==> run a: inputs <==
==> flow/design.v <==
module ALU (a,b,ctrl,res,R15,res_we,R15_we);
	input signed [15:0] a,b;
	input [3:0] ctrl;
	output reg signed [15:0] res;
	output reg signed [15:0] R15;
	output reg res_we, R15_we;
	always@(*)begin
		res = 16'sd0;
		R15 = 16'sd0;
		res_we = 1'b1;
		R15_we = 1'b0;
		case(ctrl)
			3'b000: begin
						res = a + b;
					end
			3'b001: begin
						res = a - b;
					end
			3'b010: begin
						{R15,res} = a * b;
						R15_we = 1'b1;
					end
			3'b011: begin
						R15_we = 1'b1;
						if (b == 16'sd0) begin
							res = -16'sd1;
							R15 = a;
						end
						else begin
							res = a / b;
							R15 = a % b;
						end
					end
			3'b100: begin
						res = a & b;
					end
			3'b101: begin
						res = a | b;
					end
			default: begin
						res_we = 1'b0;
					end
		endcase
	end
endmodule
module alu16(clk, rst, a, b, ctrl, res, R15);
	input clk, rst;
	input [15:0] a, b;
	input [3:0] ctrl;
	output reg [15:0] res;
	output reg [15:0] R15;
	wire [15:0] alu_res, alu_R15;
	wire res_we, R15_we;
	ALU u_alu(.a(a), .b(b), .ctrl(ctrl), .res(alu_res), .R15(alu_R15), .res_we(res_we), .R15_we(R15_we));
	always @(posedge clk, negedge rst) begin
		if (~rst) begin
			res <= 16'h0000;
			R15 <= 16'h0000;
		end
		else begin
			if (res_we)
				res <= alu_res;
			if (R15_we)
				R15 <= alu_R15;
		end
	end
endmodule
==> flow/run.sh <==
#!/bin/bash
# the make line also repeats each setting of config.mk as NAME=value (left out here)
make -C /OpenROAD-flow-scripts/flow DESIGN_CONFIG=/design/flow/config.mk WORK_HOME=/design/flow/orfs CLKGATE_MAP_FILE= finish
==> flow/config.mk <==
export PLATFORM = sky130hd
export DESIGN_NAME = alu16
export DESIGN_NICKNAME = alu16
export VERILOG_FILES = /design/flow/design.v
export SDC_FILE = /design/flow/constraint.sdc
export NUM_CORES = 4
export LEC_CHECK = 0
export ABC_AREA = 1
export CAP_MARGIN = 20
export CELL_PAD_IN_SITES_DETAIL_PLACEMENT = 0
export CELL_PAD_IN_SITES_GLOBAL_PLACEMENT = 3
export CORE_ASPECT_RATIO = 1.99
export CORE_MARGIN = 3
export CORE_UTILIZATION = 35
export CTS_CLUSTER_DIAMETER = 359
export CTS_CLUSTER_SIZE = 99
export GPL_ROUTABILITY_DRIVEN = 0
export GPL_TIMING_DRIVEN = 0
export MAX_ROUTING_LAYER = met4
export MIN_ROUTING_LAYER = met1
export PLACE_DENSITY_LB_ADDON = 0.29
export SETUP_SLACK_MARGIN = -2.0
export SLEW_MARGIN = 20
export TNS_END_PERCENT = 30
==> flow/constraint.sdc <==
create_clock -name core_clock -period 31.6 [get_ports {clk}]
set_input_delay 6.3200 -clock core_clock [delete_from_list [all_inputs] [get_ports {clk}]]
set_output_delay 6.3200 -clock core_clock [all_outputs]
set_load 0.01 [all_outputs]
==> inputs of run b, as changes to run a <==
Settings changed: ABC_AREA 1 to unset, CORE_ASPECT_RATIO 1.99 to unset, CTS_CLUSTER_SIZE 99 to 43, PLACE_DENSITY set to 0.76, PLACE_DENSITY_LB_ADDON 0.29 to unset, SETUP_SLACK_MARGIN -2.0 to 5.0, TNS_END_PERCENT 30 to 50.
==> inputs of run c, as changes to run a <==
Settings changed: ABC_AREA 1 to unset, CELL_PAD_IN_SITES_DETAIL_PLACEMENT 0 to unset, CELL_PAD_IN_SITES_GLOBAL_PLACEMENT 3 to unset, CORE_ASPECT_RATIO 1.99 to unset, CORE_MARGIN 3 to 2, CORE_UTILIZATION 35 to 40, CTS_CLUSTER_DIAMETER 359 to unset, CTS_CLUSTER_SIZE 99 to unset, GPL_ROUTABILITY_DRIVEN 0 to unset, GPL_TIMING_DRIVEN 0 to unset, MAX_ROUTING_LAYER met4 to unset, MIN_ROUTING_LAYER met1 to unset, PLACE_DENSITY_LB_ADDON 0.29 to unset, SETUP_SLACK_MARGIN -2.0 to 1.0, TNS_END_PERCENT 30 to unset.
==> flow/constraint.sdc (replaced) <==
create_clock -name core_clock -period 38.7 [get_ports {clk}]
set_input_delay 7.7400 -clock core_clock [delete_from_list [all_inputs] [get_ports {clk}]]
set_output_delay 7.7400 -clock core_clock [all_outputs]
set_load 0.01 [all_outputs]
==> run notes <==
Notes from the flow run.

Place:
- The run gives the number of buffer cells added on primary ports as 69.
- The run gives the cell area reported after detailed placement as 25200 um^2.

Run:
- The run puts the count of warning messages emitted by the tools at 32.

Pwr:
- The script computed the net switching share of total power as a little under three fifths.

Status:
- The run finished with no timing, DRC or antenna violations.

Worst setup path:
- Looking at the critical path, the highest net fanout was 25.
- The timing report notes that buffer and inverter cells on the critical path total 28.
- The largest single stage delay on the critical path is around 0.83 ns.

Final layout:
- The run gives the non-filler instance count after layout as approximately 3900.

Synth:
- The run gives the post-synthesis cell count from yosys as a little under 3000.
[end of results for run c]
==> run notes <==
Notes from the flow run.

Status:
- The flow ran to the end, but the layout failed its checks.
- The layout checks failed on setup timing.

STA:
- The run gives the setup violation total in the final timing report as 32.
- The run gives the worst-case setup margin in the final layout as -3.94 ns.

Place:
- The run puts the number of buffer cells added on primary ports at around 63.

Final layout:
- The run gives the non-filler instance count after layout as ~4200.

Run:
- The stage logs contain a warning count of 37.

Worst setup path:
- The run puts the delay of the slowest cell on the worst path at approximately 0.43 ns.
[end of results for run b]
==> run notes <==
Notes from the flow run.

Synth:
- The run gives the post-synthesis cell count from yosys as between 3000 and 4000.

Status:
- The flow ran to the end, but the layout failed its checks.
- The checks that failed: setup timing.

Worst setup path:
- The report shows a maximum critical-path fanout of 13.
- The run gives the delay of the slowest cell on the worst path as around 0.44 ns.

STA:
- The run puts the worst-case setup margin in the final layout at -1.20 ns.
- The run puts the setup violation total in the final timing report at 30.

Place:
- The run puts the number of buffer cells added on primary ports at 69.
- The placed instances occupy a cell area of 24200 um^2.

Run:
- The run gives the count of warning messages emitted by the tools as 33.

Final layout:
- The run puts the non-filler instance count after layout at ~4400.
[end of results for run a]

==> inputs of build 45 <==
// alu16: RTL as listed in full above, without the edits since
Settings: LEC_CHECK=0, ABC_AREA=1, CAP_MARGIN=20, CELL_PAD_IN_SITES_DETAIL_PLACEMENT=0, CELL_PAD_IN_SITES_GLOBAL_PLACEMENT=1, CORE_ASPECT_RATIO=0.66, CORE_MARGIN=10, CORE_UTILIZATION=61, CTS_CLUSTER_DIAMETER=359, CTS_CLUSTER_SIZE=77, GPL_ROUTABILITY_DRIVEN=0, GPL_TIMING_DRIVEN=0, MAX_ROUTING_LAYER=met5, MIN_ROUTING_LAYER=met2, PLACE_DENSITY=0.76, SETUP_SLACK_MARGIN=5.0, SLEW_MARGIN=35, TNS_END_PERCENT=15; clock period 53.5 ns.
run.sh (not shown) runs the stock make flow with config.mk's settings and CLKGATE_MAP_FILE=.
==> inputs of trial 97, as changes to build 45 <==
==> flow/config.mk (replaced) <==
export PLATFORM = sky130hd
export DESIGN_NAME = alu16
export DESIGN_NICKNAME = alu16
export VERILOG_FILES = /design/flow/design.v
export SDC_FILE = /design/flow/constraint.sdc
export NUM_CORES = 4
export LEC_CHECK = 0
export CAP_MARGIN = 20
export CORE_MARGIN = 2
export CORE_UTILIZATION = 69
export CTS_CLUSTER_DIAMETER = 28
export CTS_CLUSTER_SIZE = 15
export SETUP_SLACK_MARGIN = 5.0
export SLEW_MARGIN = 20
export TNS_END_PERCENT = 5
==> flow/constraint.sdc (replaced) <==
create_clock -name core_clock -period 40.0 [get_ports {clk}]
set_input_delay 8.0000 -clock core_clock [delete_from_list [all_inputs] [get_ports {clk}]]
set_output_delay 8.0000 -clock core_clock [all_outputs]
set_load 0.01 [all_outputs]
==> results.ini <==
[outcome]
status=timing/DRC/antenna clean

[floorplan]
placementRows=66
fp_util=0.695
core_area_mm2=0.0323
dieArea_mm2=0.0340
die_x_um=184

[logic_synthesis]
synth_area_per_cell_um2=7.76
fp_nets=3438
mux_area_frac=0.0194
aoi_share=0.209
ys_sh_xor=0.0713

[cts]
cts_setup_buffers=164

[global_routing]
grtUsageMet1=0.620

(the above is from trial 97)
==> results.ini <==
[floorplan]
dieArea_mm2=0.0451
placementRows=57

[logic_synthesis]
ys_sh_xor=0.0405
aoi_share=0.112
adder_share=0.371
synth_area_per_cell_um2=6.63
mux_area_frac=0.000445

[outcome]
error_line=[ERROR GRT-0116] Global routing finished with congestion. Check the congestion regions in the DRC Viewer.
stop_stage=5_1_grt
status=did not finish

[global_routing]
grtUsageMet1=0

(the above is from build 45)

==> 01-20 <==
RTL: the design.v shown in full above, as it stands there.
Settings: LEC_CHECK=0, CAP_MARGIN=20, CORE_MARGIN=2, CORE_UTILIZATION=71, PLACE_DENSITY_LB_ADDON=0.0, SETUP_SLACK_MARGIN=5.0, SLEW_MARGIN=20, TNS_END_PERCENT=5; clock period 40.0 ns.
==> inputs of 04-13, as changes to 01-20 <==
CORE_UTILIZATION = 65   (was 71)
CTS_CLUSTER_DIAMETER = 28   (was not set)
PLACE_DENSITY_LB_ADDON = not set   (was 0.0)
TNS_END_PERCENT = not set   (was 5)
==> comparison table <==
quantity                                                                      04-13                     01-20
Run status                                                 timing/DRC/antenna clean    stopped before the end
Last stage reached                                                                -                   5_1_grt
Share of the yosys chip area belonging to registers                           3.57%                     3.57%
Final weighted congestion in routability-driven placement                      1.09                      1.10
Post-CTS repair timing setup buffer count                                       183                       245
AND-OR/OR-AND share of the synthesized area                                   20.9%                     20.9%
Number of buffers added to fix hold violations after cts                          0                         0
Die width                                                                    190 um                    182 um
Placement Rows                                                                   68                        65
Core area                                                                 34300 um2                 31300 um2
Floorplan net count                                                            3438                      3438
Die span in y                                                                190 um                    182 um
Share of the core filled by cells before placement                            65.5%                     71.7%
Ys flop type                                               sky130_fd_sc_hd__dfrtp_1  sky130_fd_sc_hd__dfrtp_1
Chip area                                                                 36000 um2                 33100 um2
Number of gates given a new drive strength after cts                            340                       382
Post-synth EDFFs                                                                  0                         0
Top-level port count                                                             70                        70
Post-place instance area                                                  24800 um2                 24500 um2
Cell count after placement                                                     3390                      3315
Post-place setup slack                                                      -184 ps                   -222 ps
Buffer levels on the longest clock path                                           2                         2
HPWL reported at the end of detailed placement                             68400 um                  66900 um

==> yarrow <==
// alu16: RTL as listed in full above, without the edits since
clock: 53.5 ns
lec_check: 0
cap_margin: 20
cell_pad_in_sites_detail_placement: 0
cell_pad_in_sites_global_placement: 1
core_aspect_ratio: 0.66
core_margin: 4
core_utilization: 31
cts_cluster_diameter: 359
cts_cluster_size: 36
gpl_routability_driven: 0
gpl_timing_driven: 0
max_routing_layer: met4
min_routing_layer: met2
place_density: 0.76
setup_slack_margin: 5.0
slew_margin: 15
tns_end_percent: 15
==> pepper (differences from yarrow) <==
Settings changed: CELL_PAD_IN_SITES_DETAIL_PLACEMENT 0 to default, CELL_PAD_IN_SITES_GLOBAL_PLACEMENT 1 to default, CORE_ASPECT_RATIO 0.66 to default, CORE_MARGIN 4 to 2, CORE_UTILIZATION 31 to 65, CTS_CLUSTER_DIAMETER 359 to 24, CTS_CLUSTER_SIZE 36 to default, GPL_ROUTABILITY_DRIVEN 0 to default, GPL_TIMING_DRIVEN 0 to default, MAX_ROUTING_LAYER met4 to default, MIN_ROUTING_LAYER met2 to default, PLACE_DENSITY 0.76 to default, SLEW_MARGIN 15 to 20, TNS_END_PERCENT 15 to 5.
==> flow/constraint.sdc (replaced) <==
create_clock -name core_clock -period 40.0 [get_ports {clk}]
set_input_delay 8.0000 -clock core_clock [delete_from_list [all_inputs] [get_ports {clk}]]
set_output_delay 8.0000 -clock core_clock [all_outputs]
set_load 0.01 [all_outputs]
==> lagoon (differences from yarrow) <==
Settings changed: CELL_PAD_IN_SITES_DETAIL_PLACEMENT 0 to default, CELL_PAD_IN_SITES_GLOBAL_PLACEMENT 1 to default, CORE_ASPECT_RATIO 0.66 to default, CORE_MARGIN 4 to 2, CORE_UTILIZATION 31 to 21, CTS_CLUSTER_DIAMETER 359 to default, CTS_CLUSTER_SIZE 36 to default, GPL_ROUTABILITY_DRIVEN 0 to default, GPL_TIMING_DRIVEN 0 to default, MAX_ROUTING_LAYER met4 to default, MIN_ROUTING_LAYER met2 to default, PLACE_DENSITY 0.76 to default, SETUP_SLACK_MARGIN 5.0 to 1.0, SLEW_MARGIN 15 to 20, TNS_END_PERCENT 15 to default.
==> flow/constraint.sdc (replaced) <==
create_clock -name core_clock -period 42.8 [get_ports {clk}]
set_input_delay 8.5600 -clock core_clock [delete_from_list [all_inputs] [get_ports {clk}]]
set_output_delay 8.5600 -clock core_clock [all_outputs]
set_load 0.01 [all_outputs]
==> comparison <==
lagoon completed with no timing, DRC or antenna violations. yarrow stopped in 5_1_grt with GRT-0116. pepper passed the timing, design-rule and antenna checks. Wire length: lagoon is lower than pepper (3.6%). Critical path depth: lagoon is higher than pepper (3). Flip-flop count is the same in lagoon and pepper. The die area of lagoon is 3.0 times that of pepper. Against lagoon, the first-iteration DRC count of pepper is higher by 54%. In pepper the total power is larger than in lagoon, by 21%. Of lagoon and pepper, lagoon has the higher register-to-register slack (gap 2.8 ns). Against lagoon, the worst hold slack of pepper is lower by 0.012 ns.

==> ember <==
Starts from the design.v that is shown in full above.
Settings: LEC_CHECK=0, ABC_AREA=1, CAP_MARGIN=20, CORE_MARGIN=2, CORE_UTILIZATION=72, CTS_CLUSTER_DIAMETER=294, CTS_CLUSTER_SIZE=100, HOLD_SLACK_MARGIN=-0.09, PLACE_DENSITY=0.41, SLEW_MARGIN=20, TNS_END_PERCENT=15; clock period 21.5 ns.
==> delta (differences from ember) <==
--- a/flow/config.mk
+++ b/flow/config.mk
@@ -10,8 +10,6 @@
 export CORE_MARGIN = 2
-export CORE_UTILIZATION = 72
-export CTS_CLUSTER_DIAMETER = 294
-export CTS_CLUSTER_SIZE = 100
-export HOLD_SLACK_MARGIN = -0.09
-export PLACE_DENSITY = 0.41
+export CORE_UTILIZATION = 65
+export CTS_CLUSTER_DIAMETER = 163
+export CTS_CLUSTER_SIZE = 98
+export SETUP_SLACK_MARGIN = 1.0
 export SLEW_MARGIN = 20
-export TNS_END_PERCENT = 15
==> flow/constraint.sdc (replaced) <==
create_clock -name core_clock -period 47.8 [get_ports {clk}]
set_input_delay 9.5600 -clock core_clock [delete_from_list [all_inputs] [get_ports {clk}]]
set_output_delay 9.5600 -clock core_clock [all_outputs]
set_load 0.01 [all_outputs]
==> design notes <==
The die height came out at 180.7 um. The flow did not finish. Per the detailed placement report, the placed cell area equals 29790 um^2. The run gives 180.7 um for the die extent in x. Once placement completed, the tool counted placed cells totaling 4479. The placement summary gives the final routability congestion estimate as 1.116. The first error in the log reads "[ERROR DPL-0038] Utilization greater than 100%, impossible to legalize". It got as far as clock tree synthesis and failed there.
# the run above: ember

==> design notes <==
The most frequent cell on the critical path was nand2_1. By count the netlist is led by 899 x nand2_1, 672 x inv_1, 264 x fa_1. The flow ran to the end and the layout has no timing, DRC or antenna violations. With the die height at 190.0 um, the logic share of the area is 78.31%. The report puts the hold buffer count at CTS at 0. The final design was reported to hold multi-input combinational gates totalling 2560. Per the detailed placement report, the placed cell area equals 23580 um^2. The die extent in x is 190.0 um. The number of cells in the design after placement was 3851; the average size of a mapped cell was 6.625 um^2. The final critical path time including I/O delays and setup was 43.01 ns. The placement summary gives the final routability congestion estimate as 1.027.
# the run above: delta


==> inputs of try-cedar <==
RTL: the design.v shown in full above, as it stands there.
clock: 21.8 ns
lec_check: 0
abc_area: 1
cap_margin: 20
core_margin: 2
core_utilization: 54
cts_cluster_diameter: 163
cts_cluster_size: 98
setup_slack_margin: 1.0
slew_margin: 20
==> try-nickel: changes against try-cedar <==
--- a/flow/config.mk
+++ b/flow/config.mk
@@ -7,8 +7,8 @@
 export LEC_CHECK = 0
-export ABC_AREA = 1
-export CAP_MARGIN = 20
+export CAP_MARGIN = 0
 export CORE_MARGIN = 2
-export CORE_UTILIZATION = 54
-export CTS_CLUSTER_DIAMETER = 163
-export CTS_CLUSTER_SIZE = 98
+export CORE_UTILIZATION = 64
+export CTS_CLUSTER_DIAMETER = 81
+export CTS_CLUSTER_SIZE = 29
+export PLACE_DENSITY = 0.92
 export SETUP_SLACK_MARGIN = 1.0
==> flow/constraint.sdc (replaced) <==
create_clock -name core_clock -period 12.6 [get_ports {clk}]
set_input_delay 2.5200 -clock core_clock [delete_from_list [all_inputs] [get_ports {clk}]]
set_output_delay 2.5200 -clock core_clock [all_outputs]
set_load 0.01 [all_outputs]
==> try-amber: changes against try-cedar <==
==> flow/config.mk (replaced) <==
export PLATFORM = sky130hd
export DESIGN_NAME = alu16
export DESIGN_NICKNAME = alu16
export VERILOG_FILES = /design/flow/design.v
export SDC_FILE = /design/flow/constraint.sdc
export NUM_CORES = 4
export LEC_CHECK = 0
export ABC_AREA = 0
export CAP_MARGIN = 20
export CORE_MARGIN = 9
export CORE_UTILIZATION = 34
export CTS_CLUSTER_DIAMETER = 304
export CTS_CLUSTER_SIZE = 93
export PLACE_DENSITY = 0.91
export SLEW_MARGIN = 20
export TNS_END_PERCENT = 15
==> flow/constraint.sdc (replaced) <==
create_clock -name core_clock -period 40.0 [get_ports {clk}]
set_input_delay 8.0000 -clock core_clock [delete_from_list [all_inputs] [get_ports {clk}]]
set_output_delay 8.0000 -clock core_clock [all_outputs]
set_load 0.01 [all_outputs]
==> try-quartz: changes against try-cedar <==
--- a/flow/config.mk
+++ b/flow/config.mk
@@ -9,7 +9,11 @@
 export CAP_MARGIN = 20
+export CORE_ASPECT_RATIO = 1.47
 export CORE_MARGIN = 2
-export CORE_UTILIZATION = 54
-export CTS_CLUSTER_DIAMETER = 163
-export CTS_CLUSTER_SIZE = 98
+export CORE_UTILIZATION = 72
+export CTS_CLUSTER_DIAMETER = 371
+export CTS_CLUSTER_SIZE = 97
+export HOLD_SLACK_MARGIN = -0.09
+export PLACE_DENSITY = 0.86
 export SETUP_SLACK_MARGIN = 1.0
 export SLEW_MARGIN = 20
+export TNS_END_PERCENT = 5
==> flow/constraint.sdc (replaced) <==
create_clock -name core_clock -period 18.8 [get_ports {clk}]
set_input_delay 3.7600 -clock core_clock [delete_from_list [all_inputs] [get_ports {clk}]]
set_output_delay 3.7600 -clock core_clock [all_outputs]
set_load 0.01 [all_outputs]
==> flow_summary_export.csv <==
group,metric,value,unit
run_status,toolErrorMsg,"[ERROR DPL-0038] Utilization greater than 100%, impossible to legalize",
die,chip_area,32700,µm²
run_status,stop_stage,"clock tree synthesis (4_1_cts)",
synthesis,syn_nets,3939,
placed_design,place_inst,4489,
die,fp.dieW,150,µm
placed_design,dp_hpwl,90.9,mm
run_status,status,"stopped before the end",
Source of the figures above: try-quartz

==> flow_summary_export.csv <==
group,metric,value,unit
run_status,status,"timing/DRC/antenna clean",
power,power.internal,1.02,mW
hold_path,hp-class,"reg2reg",
cells_and_area,sh_comb_area,78.5,%
placed_design,place_inst,3865,
die,chip_area,75600,µm²
clock_tree,numClockSinks,32,
timing,slew_viol_final,0,
timing,worst_hold_slack,0.541,ns
placed_design,dp_hpwl,68.3,mm
Source of the figures above: try-amber

==> flow_summary_export.csv <==
group,metric,value,unit
run_status,status,"complete, but fails checks",
run_status,checkFailReasons,"setup timing",
timing,setup_ws,-8.04,ns
placed_design,dp_hpwl,73.2,mm
timing,setup_viol,32,
die,fp.dieW,208,µm
cells_and_area,largestClassByArea,"logic gates",
placed_design,place_inst,4632,
Source of the figures above: try-cedar

==> flow_summary_export.csv <==
group,metric,value,unit
global_routing,use_met1,92.3,%
placed_design,place_inst,3980,
synthesis,syn_nets,3438,
die,fp.dieW,191,µm
clock_tree,numClockSinks,32,
run_status,toolErrorMsg,"[ERROR GRT-0116] Global routing finished with congestion. Check the congestion regions in the DRC Viewer.",
placed_design,gp_congestion,1.15,
run_status,status,"stopped before the end",
run_status,stop_stage,"global routing (5_1_grt)",
placed_design,dp_hpwl,83.0,mm
clock_tree,htree_num_levels,2,
synthesis,synth.avg_cell_area,7.76,µm²
die,chip_area,36600,µm²
Source of the figures above: try-nickel

Power is estimated from default activity; no workload was simulated.
